## v43
// processor
module processor
(
	output reg w_en,
	output reg done,
	output reg [7:0] addr,
	output reg [31:0] data_out,
	input clk,
	input rst_n,
	input start,
	input [31:0] data_in
);
==> flow/config.mk <==
export PLATFORM = sky130hd
export DESIGN_NAME = processor
export DESIGN_NICKNAME = processor
export VERILOG_FILES = /design/flow/design.v
export SDC_FILE = /design/flow/constraint.sdc
export NUM_CORES = 4
export LEC_CHECK = 0
export ABC_AREA = 1
export CAP_MARGIN = 20
export CORE_MARGIN = 2
export CORE_UTILIZATION = 72
export CTS_CLUSTER_DIAMETER = 102
export CTS_CLUSTER_SIZE = 15
export GPL_ROUTABILITY_DRIVEN = 0
export GPL_TIMING_DRIVEN = 1
export HOLD_SLACK_MARGIN = -0.1
export MAX_ROUTING_LAYER = met4
export PLACE_DENSITY_LB_ADDON = 0.24
export SLEW_MARGIN = 20
==> flow/constraint.sdc <==
create_clock -name core_clock -period 4.29 [get_ports {clk}]
set_input_delay 0.8580 -clock core_clock [delete_from_list [all_inputs] [get_ports {clk}]]
set_output_delay 0.8580 -clock core_clock [all_outputs]
set_load 0.01 [all_outputs]
run.sh (not shown) runs the stock make flow with config.mk's settings and CLKGATE_MAP_FILE=.
v43: aborted in 5_1_grt (tool error)
Inputs modified between v43 and v22:
# v43
export LEC_CHECK = 0
export ABC_AREA = 1
export CAP_MARGIN = 20
export CORE_MARGIN = 2
export CORE_UTILIZATION = 72
export CTS_CLUSTER_DIAMETER = 102
export CTS_CLUSTER_SIZE = 15
export GPL_ROUTABILITY_DRIVEN = 0
export GPL_TIMING_DRIVEN = 1
export HOLD_SLACK_MARGIN = -0.1
export MAX_ROUTING_LAYER = met4
export PLACE_DENSITY_LB_ADDON = 0.24
export SLEW_MARGIN = 20
create_clock -name core_clock -period 4.29 [get_ports {clk}]
# v22
export LEC_CHECK = 0
export ABC_AREA = 1
export CAP_MARGIN = 5
export CORE_MARGIN = 2
export CORE_UTILIZATION = 72
export CTS_CLUSTER_DIAMETER = 46
export CTS_CLUSTER_SIZE = 49
export GPL_ROUTABILITY_DRIVEN = 0
export GPL_TIMING_DRIVEN = 1
export PLACE_DENSITY_LB_ADDON = 0.28
export SLEW_MARGIN = 20
create_clock -name core_clock -period 3.28 [get_ports {clk}]
- Post-placement worst setup slack in v22 vs v43: down 920 ps
- Between v43 and v22, the area fraction in full adders, half adders and majority gates figures differ only marginally.
- Per the comparison of v22 with v43, number of post-CTS setup repair buffers -8; chip area estimate from yosys synthesis flat; HPWL after detailed placement held; depth of the CTS H-tree roughly the same.
- v22: it failed during 5_1_grt, and the tool reported GRT-0232.
Setup changes, v22 to v59
# v22
export LEC_CHECK = 0
export ABC_AREA = 1
export CAP_MARGIN = 5
export CORE_MARGIN = 2
export CORE_UTILIZATION = 72
export CTS_CLUSTER_DIAMETER = 46
export CTS_CLUSTER_SIZE = 49
export GPL_ROUTABILITY_DRIVEN = 0
export GPL_TIMING_DRIVEN = 1
export PLACE_DENSITY_LB_ADDON = 0.28
export SLEW_MARGIN = 20
create_clock -name core_clock -period 3.28 [get_ports {clk}]
# v59
export LEC_CHECK = 0
export CAP_MARGIN = 20
export CORE_MARGIN = 2
export CORE_UTILIZATION = 54
export CTS_CLUSTER_DIAMETER = 102
export GPL_ROUTABILITY_DRIVEN = 0
export GPL_TIMING_DRIVEN = 1
export PLACE_DENSITY_LB_ADDON = 0.29
export SLEW_MARGIN = 20
create_clock -name core_clock -period 7.21 [get_ports {clk}]
## What came out
Post-synthesis instance area down 7.3% in v59 wrt v22
Comparing simple-gate share of the synthesized area for v22 and v59, the bigger number came from v22.
Note that the floorplan net count recorded for v22 amounts to 1.2 times the value seen in v59.
v59 did not stop at any stage, and its layout met the timing, design-rule and antenna checks.

---

The RTL this note starts from:
==> flow/design.v <==
module processor
(
	output reg w_en,
	output reg done,
	output reg [7:0] addr,
	output reg [31:0] data_out,
	input clk,
	input rst_n,
	input start,
	input [31:0] data_in
);
	parameter RESET = 3'd0;
	parameter READ_DATA = 3'd1;
	parameter READ_INSTRUCTON = 3'd2;
	parameter DELAY = 3'd3;
	parameter EXECUTE = 3'd4;
	parameter ADD = 3'd0;
	parameter SUB = 3'd1;
	parameter MUL = 3'd2;
	parameter TR = 3'd3;
	parameter DET = 3'd4;
	reg [2:0] cs,ns;
	reg [1:0] read_data_counter;
	reg [3:0] a11,a12,a21,a22,b11,b12,b21,b22;
	always@(posedge clk or negedge rst_n)begin
		if(~rst_n) cs <= RESET;
		else cs <= ns;
	end
	always@(*)begin
		case(cs)
			RESET : ns = (start & rst_n) ? READ_DATA : RESET;
			READ_DATA : ns = (read_data_counter == 2) ? READ_INSTRUCTON : READ_DATA;
			READ_INSTRUCTON : ns = DELAY;
			DELAY : ns = EXECUTE;
			EXECUTE : ns = RESET;
			default : ns = RESET;
		endcase
	end
	always@(posedge clk or negedge rst_n)begin
		if(~rst_n)begin
			done <= 0;
			w_en <= 0;
			addr <= 8'd255;
			data_out <= 0;
			read_data_counter <= 0;
			a11 <= 0;
			a12 <= 0;
			a21 <= 0; 
			a22 <= 0;
			b11 <= 0;
			b12 <= 0;
			b21 <= 0;
			b22 <= 0;	
		end
		else begin
			case(ns)
				RESET : begin
					done <= 0;
					w_en <= 0;
					addr <= 8'd255;
					data_out <= 0;
					read_data_counter <= 0;
					a11 <= 0;
					a12 <= 0;
					a21 <= 0; 
					a22 <= 0;
					b11 <= 0;
					b12 <= 0;
					b21 <= 0;
					b22 <= 0;
				end
				READ_DATA : begin
					done <= 0;
					w_en <= 0;
					addr <= 8'd255;
					data_out <= 0;
					read_data_counter <= read_data_counter + 1;
					a11 <= data_in[3:0];
					a12 <= data_in[7:4];
					a21 <= data_in[11:8]; 
					a22 <= data_in[15:12];
					b11 <= data_in[19:16];
					b12 <= data_in[23:20];
					b21 <= data_in[27:24];
					b22 <= data_in[31:28];
				end
				READ_INSTRUCTON : begin
					done <= 0;
					w_en <= 0;
					addr <= 0;
					data_out <= 0;
					read_data_counter <= 0;
					a11 <= a11;
					a12 <= a12;
					a21 <= a21; 
					a22 <= a22;
					b11 <= b11;
					b12 <= b12;
					b21 <= b21;
					b22 <= b22;
				end
				DELAY : begin
					done <= done;
					w_en <= w_en;
					addr <= addr;
					data_out <= 0;
					read_data_counter <= 0;
					a11 <= a11;
					a12 <= a12;
					a21 <= a21; 
					a22 <= a22;
					b11 <= b11;
					b12 <= b12;
					b21 <= b21;
					b22 <= b22;
				end
				EXECUTE : begin
					addr <= data_in[7:0];
					read_data_counter <= read_data_counter;
					a11 <= a11;
					a12 <= a12;
					a21 <= a21; 
					a22 <= a22;
					b11 <= b11;
					b12 <= b12;
					b21 <= b21;
					b22 <= b22;
					case(data_in[31:29])
						ADD : begin
							done <= 1;
							w_en <= 1;
							data_out [7:0] <= $signed(a11) + $signed(b11);
							data_out [15:8] <= $signed(a12) + $signed(b12);
							data_out [23:16] <= $signed(a21) + $signed(b21);
							data_out [31:24] <= $signed(a22) + $signed(b22);
						end
						SUB : begin
							done <= 1;
							w_en <= 1;
							data_out [7:0] <= $signed(a11) - $signed(b11);
							data_out [15:8] <= $signed(a12) - $signed(b12);
							data_out [23:16] <= $signed(a21) - $signed(b21);
							data_out [31:24] <= $signed(a22) - $signed(b22);
						end
						MUL : begin
							done <= 1;
							w_en <= 1;
							data_out [7:0] <= ($signed(a11) * $signed(b11)) + ($signed(a12) * $signed(b21));
							data_out [15:8] <= ($signed(a11) * $signed(b12)) + ($signed(a12) * $signed(b22));
							data_out [23:16] <= ($signed(a21) * $signed(b11)) + ($signed(a22) * $signed(b21));
							data_out [31:24] <= ($signed(a21) * $signed(b12)) + ($signed(a22) * $signed(b22));
						end
						TR : begin
							done <= 1;
							w_en <= 1;
							data_out [7:0] <= {a11[3],a11[3],a11[3],a11[3],a11};
							data_out [15:8] <= {a21[3],a21[3],a21[3],a21[3],a21};
							data_out [23:16] <= {a12[3],a12[3],a12[3],a12[3],a12};
							data_out [31:24] <= {a22[3],a22[3],a22[3],a22[3],a22};
						end
						DET : begin
							done <= 1;
							w_en <= 1;
							data_out <= ($signed(a11) * $signed(a22)) - ($signed(a12) * $signed(a21));
						end
						default : begin
							done <= 0;
							w_en <= 0;
						end
					endcase
				end
			endcase
		end
	end
endmodule
make LEC_CHECK=0 CAP_MARGIN=15 CORE_MARGIN=2 CORE_UTILIZATION=72 CTS_CLUSTER_DIAMETER=28 SETUP_SLACK_MARGIN=1.26 SLEW_MARGIN=20 TNS_END_PERCENT=5 finish   # period 4.68 ns
The first run ran to the end with violations: negative setup slack.
Next try:
--- a/flow/config.mk
+++ b/flow/config.mk
@@ -6,9 +6,9 @@
 export NUM_CORES = 4
 export LEC_CHECK = 0
-export CAP_MARGIN = 15
+export CAP_MARGIN = 20
 export CORE_MARGIN = 2
-export CORE_UTILIZATION = 72
+export CORE_UTILIZATION = 70
 export CTS_CLUSTER_DIAMETER = 28
-export SETUP_SLACK_MARGIN = 1.26
+export MAX_ROUTING_LAYER = met4
+export SETUP_SLACK_MARGIN = 1.18
 export SLEW_MARGIN = 20
-export TNS_END_PERCENT = 5
==> flow/constraint.sdc (replaced) <==
create_clock -name core_clock -period 4.88 [get_ports {clk}]
set_input_delay 0.9760 -clock core_clock [delete_from_list [all_inputs] [get_ports {clk}]]
set_output_delay 0.9760 -clock core_clock [all_outputs]
set_load 0.01 [all_outputs]
This time the run finished with timing, DRC and antenna clean.
Register-to-register slack gains 0.29 ns.
Fmax went up by about 2%.
Synthesized area stays the same.
Critical path depth fell by 3.
Next try:
--- a/flow/config.mk
+++ b/flow/config.mk
@@ -9,6 +9,5 @@
 export CORE_MARGIN = 2
 export CORE_UTILIZATION = 70
-export CTS_CLUSTER_DIAMETER = 28
-export MAX_ROUTING_LAYER = met4
-export SETUP_SLACK_MARGIN = 1.18
+export CTS_CLUSTER_SIZE = 22
+export SETUP_SLACK_MARGIN = 0.74
 export SLEW_MARGIN = 20
==> flow/constraint.sdc (replaced) <==
create_clock -name core_clock -period 6.39 [get_ports {clk}]
set_input_delay 1.2780 -clock core_clock [delete_from_list [all_inputs] [get_ports {clk}]]
set_output_delay 1.2780 -clock core_clock [all_outputs]
set_load 0.01 [all_outputs]
=> The changed run ran to the end with no violations; clock-buffer cell count went down by 3; critical path depth is lower by 1; wire length shrinks by a few percent; clock skew is lower by 0.0039 ns; global-route usage falls by 2.0 points; worst hold slack is worse by 0.0036 ns.
